Design main, start of the top module:
module main(clk, rst, ena, state_0, cells);
parameter N = 16;  
parameter M = N + 2;  
input wire clk;
input wire rst;
input wire ena;
input wire [N*N-1:0] state_0;
output logic [N*N-1:0] cells;
wire [M*M-1:0] bordered_cells_q;  
wire [M*M-1:0] bordered_cells_d;
logic [M*M-1:0] bordered_cells_0;  
function int cell_index(int i, int j);
  cell_index = M*j + i;
endfunction
generate
  genvar i;
  genvar j;
  for (i = 0; i < M; i = i + 1) begin : cells_x
    for (j = 0; j < M; j = j + 1) begin : cells_y
      if ( (i > 0) && (i < (M-1)) && (j > 0) && (j < (M-1)) ) begin
        assign bordered_cells_0[cell_index(i, j)] = state_0[N*(j-1) + (i-1)];
        conway_cell CELL(
          .clk(clk), .rst(rst), .ena(ena),
          .neighbors({
            bordered_cells_q[cell_index(i-1, j-1)],
            bordered_cells_q[cell_index(i-1, j  )],
            bordered_cells_q[cell_index(i-1, j+1)],
            bordered_cells_q[cell_index(i  , j+1)],
            bordered_cells_q[cell_index(i+1, j+1)],
            bordered_cells_q[cell_index(i+1, j  )],
            bordered_cells_q[cell_index(i+1, j-1)],
            bordered_cells_q[cell_index(i  , j-1)]
          }),
          .state_0(bordered_cells_0[cell_index(i, j)]),
          .state_d(bordered_cells_d[cell_index(i, j)]),
          .state_q(bordered_cells_q[cell_index(i, j)])
        );
      end else begin  
        assign bordered_cells_0[cell_index(i,j)] = 1'b0;
  ...
export LEC_CHECK = 0
export CAP_MARGIN = 20
export CORE_MARGIN = 2
export CORE_UTILIZATION = 70
export CTS_CLUSTER_SIZE = 37
export MAX_ROUTING_LAYER = met4
export SETUP_SLACK_MARGIN = 0.88
export SLEW_MARGIN = 20
create_clock -name core_clock -period 3.29 [get_ports {clk}]
run.sh (not shown) runs the stock make flow with config.mk's settings and CLKGATE_MAP_FILE=.
The baseline aborted during global routing.
==> next run, changes <==
--- a/flow/config.mk
+++ b/flow/config.mk
@@ -8,7 +8,6 @@
 export CAP_MARGIN = 20
 export CORE_MARGIN = 2
-export CORE_UTILIZATION = 70
-export CTS_CLUSTER_SIZE = 37
-export MAX_ROUTING_LAYER = met4
-export SETUP_SLACK_MARGIN = 0.88
+export CORE_UTILIZATION = 72
+export PLACE_DENSITY_LB_ADDON = 0.0
+export SETUP_SLACK_MARGIN = 0.35
 export SLEW_MARGIN = 20
==> flow/constraint.sdc (replaced) <==
create_clock -name core_clock -period 3.96 [get_ports {clk}]
set_input_delay 0.7920 -clock core_clock [delete_from_list [all_inputs] [get_ports {clk}]]
set_output_delay 0.7920 -clock core_clock [all_outputs]
set_load 0.01 [all_outputs]
Outcome:
- With this change the flow finished clean
- synthesized cell count is unchanged
- die size falls by 2.7%
- synthesized area is unchanged
==> next run, changes <==
--- a/flow/config.mk
+++ b/flow/config.mk
@@ -8,6 +8,5 @@
 export CAP_MARGIN = 20
 export CORE_MARGIN = 2
-export CORE_UTILIZATION = 72
-export PLACE_DENSITY_LB_ADDON = 0.0
-export SETUP_SLACK_MARGIN = 0.35
+export CORE_UTILIZATION = 52
+export PLACE_DENSITY = 0.6
 export SLEW_MARGIN = 20
==> flow/constraint.sdc (replaced) <==
create_clock -name core_clock -period 6.99 [get_ports {clk}]
set_input_delay 1.3980 -clock core_clock [delete_from_list [all_inputs] [get_ports {clk}]]
set_output_delay 1.3980 -clock core_clock [all_outputs]
set_load 0.01 [all_outputs]
=> Die area rose by 38%; cell area fell by 4.5%; first-iteration DRC count fell by 38%; final cell count fell by 0.43%; non-clock buffer count fell by 343; critical path depth fell by 8; synthesized cell count does not change.
==> next run, changes <==
--- a/flow/config.mk
+++ b/flow/config.mk
@@ -8,5 +8,7 @@
 export CAP_MARGIN = 20
 export CORE_MARGIN = 2
-export CORE_UTILIZATION = 52
+export CORE_UTILIZATION = 72
+export CTS_CLUSTER_DIAMETER = 400
+export CTS_CLUSTER_SIZE = 100
 export PLACE_DENSITY = 0.6
 export SLEW_MARGIN = 20
==> flow/constraint.sdc (replaced) <==
create_clock -name core_clock -period 2.28 [get_ports {clk}]
set_input_delay 0.4560 -clock core_clock [delete_from_list [all_inputs] [get_ports {clk}]]
set_output_delay 0.4560 -clock core_clock [all_outputs]
set_load 0.01 [all_outputs]
=> This time the run aborted during global routing; die size came out lower by 27%; synthesized area stays the same; synthesized cell count does not change.

---

## run A
main again, from the RTL that the note above started with.
==> flow/design.v (excerpt) <==
module main(clk, rst, ena, state_0, cells);
parameter N = 16;  
parameter M = N + 2;  
input wire clk;
input wire rst;
input wire ena;
input wire [N*N-1:0] state_0;
output logic [N*N-1:0] cells;
wire [M*M-1:0] bordered_cells_q;  
wire [M*M-1:0] bordered_cells_d;
logic [M*M-1:0] bordered_cells_0;  
function int cell_index(int i, int j);
  cell_index = M*j + i;
endfunction
generate
  genvar i;
  genvar j;
  for (i = 0; i < M; i = i + 1) begin : cells_x
    for (j = 0; j < M; j = j + 1) begin : cells_y
      if ( (i > 0) && (i < (M-1)) && (j > 0) && (j < (M-1)) ) begin
        assign bordered_cells_0[cell_index(i, j)] = state_0[N*(j-1) + (i-1)];
        conway_cell CELL(
          .clk(clk), .rst(rst), .ena(ena),
          .neighbors({
            bordered_cells_q[cell_index(i-1, j-1)],
            bordered_cells_q[cell_index(i-1, j  )],
            bordered_cells_q[cell_index(i-1, j+1)],
            bordered_cells_q[cell_index(i  , j+1)],
            bordered_cells_q[cell_index(i+1, j+1)],
            bordered_cells_q[cell_index(i+1, j  )],
            bordered_cells_q[cell_index(i+1, j-1)],
            bordered_cells_q[cell_index(i  , j-1)]
          }),
          .state_0(bordered_cells_0[cell_index(i, j)]),
          .state_d(bordered_cells_d[cell_index(i, j)]),
          .state_q(bordered_cells_q[cell_index(i, j)])
        );
      end else begin  
        assign bordered_cells_0[cell_index(i,j)] = 1'b0;
        assign bordered_cells_q[cell_index(i,j)] = bordered_cells_0[cell_index(i,j)];
        assign bordered_cells_d[cell_index(i,j)] = 0;
      end
    end
  end
  for (i = 0; i < N; i = i + 1) begin : unborder
    always_comb begin
        cells[N*(i+1)-1:N*i] = bordered_cells_q[M*(i+2)-2:M*(i+1)+1];
    end
  end
endgenerate
endmodule
clock: 4.45 ns
lec_check: 0
abc_area: 1
cap_margin: 20
cell_pad_in_sites_detail_placement: 1
cell_pad_in_sites_global_placement: 0
core_margin: 9
core_utilization: 72
cts_cluster_size: 70
min_routing_layer: met2
place_density: 0.51
setup_slack_margin: 0.71
slew_margin: 20
What ended run A was a tool error in detailed placement (3_5_place_dp); the run never finished.
Here is what was changed in the inputs of run B compared with run A.
Settings: a deleted CELL_PAD_IN_SITES_DETAIL_PLACEMENT that had been 1; a change of CTS_CLUSTER_SIZE from 70 to 95; a deleted MIN_ROUTING_LAYER that had been met2; a deleted ABC_AREA that had been 1; a change of PLACE_DENSITY from 0.51 to 0.43; a change of CORE_MARGIN from 9 to 2; a change of SETUP_SLACK_MARGIN from 0.71 to 1.1; a deleted CELL_PAD_IN_SITES_GLOBAL_PLACEMENT that had been 0; a change of the clock period (ns, I/O delays scaled along) from 4.45 to 3.96.
### Flow results
Run B: it failed with a tool error in global routing (5_1_grt), so there are no final results.
Between run B and run A, it is run B whose number of cells in the yosys synthesis report is lower, by about 16%.
Diff run A..run B | starting utilization of the core area | negligible
Run B vs run A — die area dropped 13%.
Going from run A to run B, synthesized cell count lost 16%, area after synthesis -about 4%, sequential cell area fraction in the yosys report went up 0.64 points, post-synthesis share of cell area spent on and, or, nand and nor gates now sits lower, die boundary height has decreased.
Unique cell type count in the Yosys netlist delta for run B relative to run A: 10 higher
In the reports for run B and run A, the smaller chip area line of the yosys report belongs to run B.
## Diff of input files: run C against run B
Settings: PLACE_DENSITY: 0.43 -> 0.6; CTS_CLUSTER_SIZE: 95 -> unset; SETUP_SLACK_MARGIN: 1.1 -> unset; CORE_UTILIZATION: 72 -> 45; the clock period (ns, I/O delays scaled along): 3.96 -> 3.66.
Notes after the runs:
Run C ran to completion and came out clean on the timing, DRC and antenna checks.
Compared with run B, run C shows a higher placed cell count.
Routability congestion estimate from global placement (higher): run B
In terms of part of the Yosys area used for sequential elements, run C and run B differ only marginally.
Of the two candidates, run B has the better overall die area and run C the worse one.
The initial standard-cell utilization of the core number comes out lower for run C vs run B.
Post-CTS resize count came out lower on run C than on run B.
Run C ends up with a post-placement worst setup slack that is 320 ps lower than in run B.
#### Input delta (run D over run C)
Settings: putting CTS_CLUSTER_SIZE at 37 where nothing was set; swapping 45 for 70 in CORE_UTILIZATION; clearing PLACE_DENSITY, which used to be 0.6; putting MAX_ROUTING_LAYER at met4 where nothing was set; putting SETUP_SLACK_MARGIN at 0.87 where nothing was set; swapping 3.66 for 3.29 in the clock period (ns, I/O delays scaled along).
[summary]
The flow ran to completion for all of run C and run D but run D, which stopped partway.
Run D: aborted in global routing (5_1_grt) (tool error)
[compare] base=run C new=run D: tally of unique sky130hd cells used after synthesis held; horizontal die dimension lost 66 um; number of setup buffers added after CTS went up 305.
As far as synthesized area per cell goes, run C and run D are indistinguishable; the numbers are identical.
Core area was lower in the run labelled run D.
Comparing run D against run C, there is no change at all in number of flops mapped to enable cells by yosys.
Yosys cell count came out exactly the same in run C and run D.
Delta (run D minus run C): worst setup slack before clock tree synthesis decreased by 200 ps relative to the old numbers, number of buffers added by the clock tree synthesis step decreased by 3 relative to the old numbers.

---

== red ==
Starting RTL as in the previous note.
==> flow/config.mk <==
export PLATFORM = sky130hd
export DESIGN_NAME = main
export DESIGN_NICKNAME = main
export VERILOG_FILES = /design/flow/design.v
export SDC_FILE = /design/flow/constraint.sdc
export NUM_CORES = 4
export LEC_CHECK = 0
export CAP_MARGIN = 30
export CORE_MARGIN = 2
export CORE_UTILIZATION = 72
export CTS_CLUSTER_DIAMETER = 29
export CTS_CLUSTER_SIZE = 34
export MAX_ROUTING_LAYER = met4
export MIN_ROUTING_LAYER = met1
export PLACE_DENSITY = 0.64
export SLEW_MARGIN = 20
==> flow/constraint.sdc <==
create_clock -name core_clock -period 2.23 [get_ports {clk}]
set_input_delay 0.4460 -clock core_clock [delete_from_list [all_inputs] [get_ports {clk}]]
set_output_delay 0.4460 -clock core_clock [all_outputs]
set_load 0.01 [all_outputs]
red never completed; the flow aborted with a tool error in 5_1_grt.
[inputs] blue vs red
- MAX_ROUTING_LAYER no longer set, was met4
- CAP_MARGIN now 0, was 30
- PLACE_DENSITY no longer set, was 0.64
- SETUP_SLACK_MARGIN now -0.2, previously not set
- TNS_END_PERCENT now 5, previously not set
- CTS_CLUSTER_DIAMETER now 68, was 29
- the clock period (ns, I/O delays scaled along) now 3.24, was 2.23
### Flow results
blue falls short of red in sum of net half-perimeters after detailed placement. blue vs. red: share of synthesized cell area in and, or, nand and nor gates flat, total die size flat, final weighted congestion in routability-driven placement flat, number of flip-flops and latches in the synthesized netlist flat. blue finished all stages; however, its layout fails the closing checks, the failures being setup timing. blue reports a lower placed instance count than red does. Compared red against blue; arithmetic-cell share of the synthesized area counting full adders, half adders and majority gates within noise. Looking only at count of cells resized by post-cts repair, and setting everything else aside, the lower value of blue and red goes to blue. Die span in x: red vs blue identical. The area after detailed placement in blue was lower than what red gave.
Edits applied to the flow inputs when going from blue to green:
- a change of CTS_CLUSTER_DIAMETER from 68 to 30
- a change of CAP_MARGIN from 0 to 30
- a change of CORE_UTILIZATION from 72 to 68
- a deleted SETUP_SLACK_MARGIN that had been -0.2
- a deleted TNS_END_PERCENT that had been 5
- an added MAX_ROUTING_LAYER of met4
==> results <==
Tool error GRT-0232 stopped green during 5_1_grt; no final results. green: starting density of the core 4.2 points below blue. Across both runs, x dimension of the die was higher for green than for blue. | post-placement cell count | green vs blue | ≈ equal |. Height of the die in green is about 3% higher than in blue.
diff inputs: green => orange
- CTS_CLUSTER_DIAMETER changed from 30 to 68
- CORE_UTILIZATION changed from 68 to 64
- the clock period (ns, I/O delays scaled along) changed from 3.24 to 2.23
Comparing green against orange, there is no change at all in area fraction in full adders, half adders and majority gates.
Estimated wirelength of the detail-placed design in orange is 5000 µm lower than in green
Each of green and orange falls short of a clean finish.
Ran to the end and failed final checks on setup timing: orange.
green did not finish; a tool error ended it in 5_1_grt.
Against green as the reference, orange delivers a lower starting density of the core.
Against green, setup fix buffers added after clock tree synthesis in orange fell by more than half.
Summary — H-tree depth, orange relative to green: lower, by 1.
Routability-driven placement congestion ratio: green and orange compared, higher one is green
Re I/O pin count: no difference whatsoever between green and orange.
Compared with green, orange shows a higher total instance count after detailed placement.
Die area: orange vs green up 6.2%
On number of resized instances in the post-cts repair step, the lower figure sits with orange, not green.

---

The RTL this note starts from:
==> flow/design.v <==
`timescale 1ns/1ps
`default_nettype none
module adder_1(a, b, c_in, sum, c_out);
input wire a, b, c_in;
output logic sum, c_out;
logic sum0;
logic sum1;
logic carry0;
logic carry1;
always_comb begin
  sum0 = a ^ b;
  sum = sum0 ^ c_in;
  carry0 = a & b;
  carry1 = sum0 & c_in;
  c_out = carry1 | carry0; 
end
endmodule
`timescale 1ns/1ps
`default_nettype none
module eight_input_adder(neighbors, sum);
input  wire [7:0] neighbors;
output logic [3:0] sum;
logic s1, c1, s2, c2, s3, c3, c4, s4, c5, c6;
adder_1 FA1 (.a(neighbors[0]), .b(neighbors[1]), .c_in(neighbors[2]), .sum(s1), .c_out(c1));
adder_1 FA2 (.a(neighbors[3]), .b(neighbors[4]), .c_in(neighbors[5]), .sum(s2), .c_out(c2));
adder_1 FA3 (.a(s1), .b(s2), .c_in(neighbors[6]), .sum(s3), .c_out(c3));
adder_1 HA1 (.a(s3), .b(neighbors[7]), .c_in(1'b0), .sum(sum[0]), .c_out(c4));
adder_1 FA4 (.a(c1), .b(c2), .c_in(c3), .sum(s4), .c_out(c5));
adder_1 HA2 (.a(s4), .b(c4), .c_in(1'b0), .sum(sum[1]), .c_out(c6));
adder_1 HA3 (.a(c5), .b(c6), .c_in(1'b0), .sum(sum[2]), .c_out(sum[3]));
endmodule
module equality_comparator(a, b, out);
input wire [3:0] a;
input wire [3:0] b;
output logic out;
logic [3:0] xor_out;
always_comb begin
    xor_out = a ^ b;
    out = ~xor_out[0] & ~xor_out[1] & ~xor_out[2] & ~xor_out[3];
end
endmodule
`default_nettype none
`timescale 1ns/1ps
module conway_cell(clk, rst, ena, state_0, state_d, state_q, neighbors);
input wire clk;
input wire rst;
input wire ena;
input wire state_0;
output logic state_d;
output logic state_q;
input wire [7:0] neighbors;
logic [3:0] sum;
eight_input_adder eight_input_adder_inst (.neighbors(neighbors), .sum(sum));
logic three_neighbors;
logic two_neighbors;
logic two_or_three_neighbors;
equality_comparator two_neighbors_comparator (.a(sum), .b(4'b0010), .out(two_neighbors));
equality_comparator three_neighbors_comparator (.a(sum), .b(4'b0011), .out(three_neighbors));
always_comb begin
	two_or_three_neighbors = three_neighbors | two_neighbors;
	state_d = (~ state_q & three_neighbors) | (state_q & two_or_three_neighbors);
end
always_ff @(posedge clk) begin : delay
	state_q <= rst ? state_0 : (ena ? state_d : state_q);
end 
endmodule
`default_nettype none  
module main(clk, rst, ena, state_0, cells);
parameter N = 16;  
parameter M = N + 2;  
input wire clk;
input wire rst;
input wire ena;
input wire [N*N-1:0] state_0;
output logic [N*N-1:0] cells;
wire [M*M-1:0] bordered_cells_q;  
wire [M*M-1:0] bordered_cells_d;
logic [M*M-1:0] bordered_cells_0;  
function int cell_index(int i, int j);
  cell_index = M*j + i;
endfunction
generate
  genvar i;
  genvar j;
  for (i = 0; i < M; i = i + 1) begin : cells_x
    for (j = 0; j < M; j = j + 1) begin : cells_y
      if ( (i > 0) && (i < (M-1)) && (j > 0) && (j < (M-1)) ) begin
        assign bordered_cells_0[cell_index(i, j)] = state_0[N*(j-1) + (i-1)];
        conway_cell CELL(
          .clk(clk), .rst(rst), .ena(ena),
          .neighbors({
            bordered_cells_q[cell_index(i-1, j-1)],
            bordered_cells_q[cell_index(i-1, j  )],
            bordered_cells_q[cell_index(i-1, j+1)],
            bordered_cells_q[cell_index(i  , j+1)],
            bordered_cells_q[cell_index(i+1, j+1)],
            bordered_cells_q[cell_index(i+1, j  )],
            bordered_cells_q[cell_index(i+1, j-1)],
            bordered_cells_q[cell_index(i  , j-1)]
          }),
          .state_0(bordered_cells_0[cell_index(i, j)]),
          .state_d(bordered_cells_d[cell_index(i, j)]),
          .state_q(bordered_cells_q[cell_index(i, j)])
        );
      end else begin  
        assign bordered_cells_0[cell_index(i,j)] = 1'b0;
        assign bordered_cells_q[cell_index(i,j)] = bordered_cells_0[cell_index(i,j)];
        assign bordered_cells_d[cell_index(i,j)] = 0;
      end
    end
  end
  for (i = 0; i < N; i = i + 1) begin : unborder
    always_comb begin
        cells[N*(i+1)-1:N*i] = bordered_cells_q[M*(i+2)-2:M*(i+1)+1];
    end
  end
endgenerate
endmodule
`default_nettype wire  
make LEC_CHECK=0 CAP_MARGIN=0 CORE_MARGIN=2 CORE_UTILIZATION=72 CTS_CLUSTER_DIAMETER=68 CTS_CLUSTER_SIZE=34 MIN_ROUTING_LAYER=met1 SETUP_SLACK_MARGIN=-0.2 SLEW_MARGIN=20 finish   # period 3.24 ns
The starting point finished with setup timing left.
Edit:
- CAP_MARGIN: 0 -> 20
- CORE_UTILIZATION: 72 -> 42
- CTS_CLUSTER_DIAMETER: 68 -> default
- CTS_CLUSTER_SIZE: 34 -> default
- MIN_ROUTING_LAYER: met1 -> default
- PLACE_DENSITY: default -> 0.6
- SETUP_SLACK_MARGIN: -0.2 -> default
- clock period: 3.24 -> 3.66 ns (I/O delays scaled with it)
=> This time the run finished clean. Die area rises by 70%. Wire length falls by 13%. Area after synthesis does not change.
Edit:
- CORE_UTILIZATION: 42 -> 72
- PLACE_DENSITY: 0.6 -> default
- PLACE_DENSITY_LB_ADDON: default -> 0.0
- SETUP_SLACK_MARGIN: default -> 0.53
- clock period: 3.66 -> 3.96 ns (I/O delays scaled with it)
After rerunning: Clock skew is lower by 6.2 ps; clock-buffer cell count is lower by 5; non-clock buffer count is higher by 336; sequential share of layout area is lower by 0.75 points; final area is higher by 6.1%.
Edit:
- ABC_AREA: default -> 1
- CORE_UTILIZATION: 72 -> 70
- CTS_CLUSTER_DIAMETER: default -> 219
- PLACE_DENSITY_LB_ADDON: 0.0 -> 0.27
- SETUP_SLACK_MARGIN: 0.53 -> default
- clock period: 3.96 -> 2.81 ns (I/O delays scaled with it)
This time the run ended with an error in global routing.
Synthesized area increases by about 4.4%.
Die area increases by about 7%.
Synthesized cell count increases by about 20%.
Edit:
- ABC_AREA: 1 -> default
- CORE_UTILIZATION: 70 -> 71
- CTS_CLUSTER_DIAMETER: 219 -> default
- CTS_CLUSTER_SIZE: default -> 10
- PLACE_DENSITY_LB_ADDON: 0.27 -> 0.0
- clock period: 2.81 -> 3.63 ns (I/O delays scaled with it)
The changed run produced a clean layout.
Synthesized area came out lower by about 4%.
Synthesized cell count goes down by about 16%.
Die size came out lower by about 5.4%.
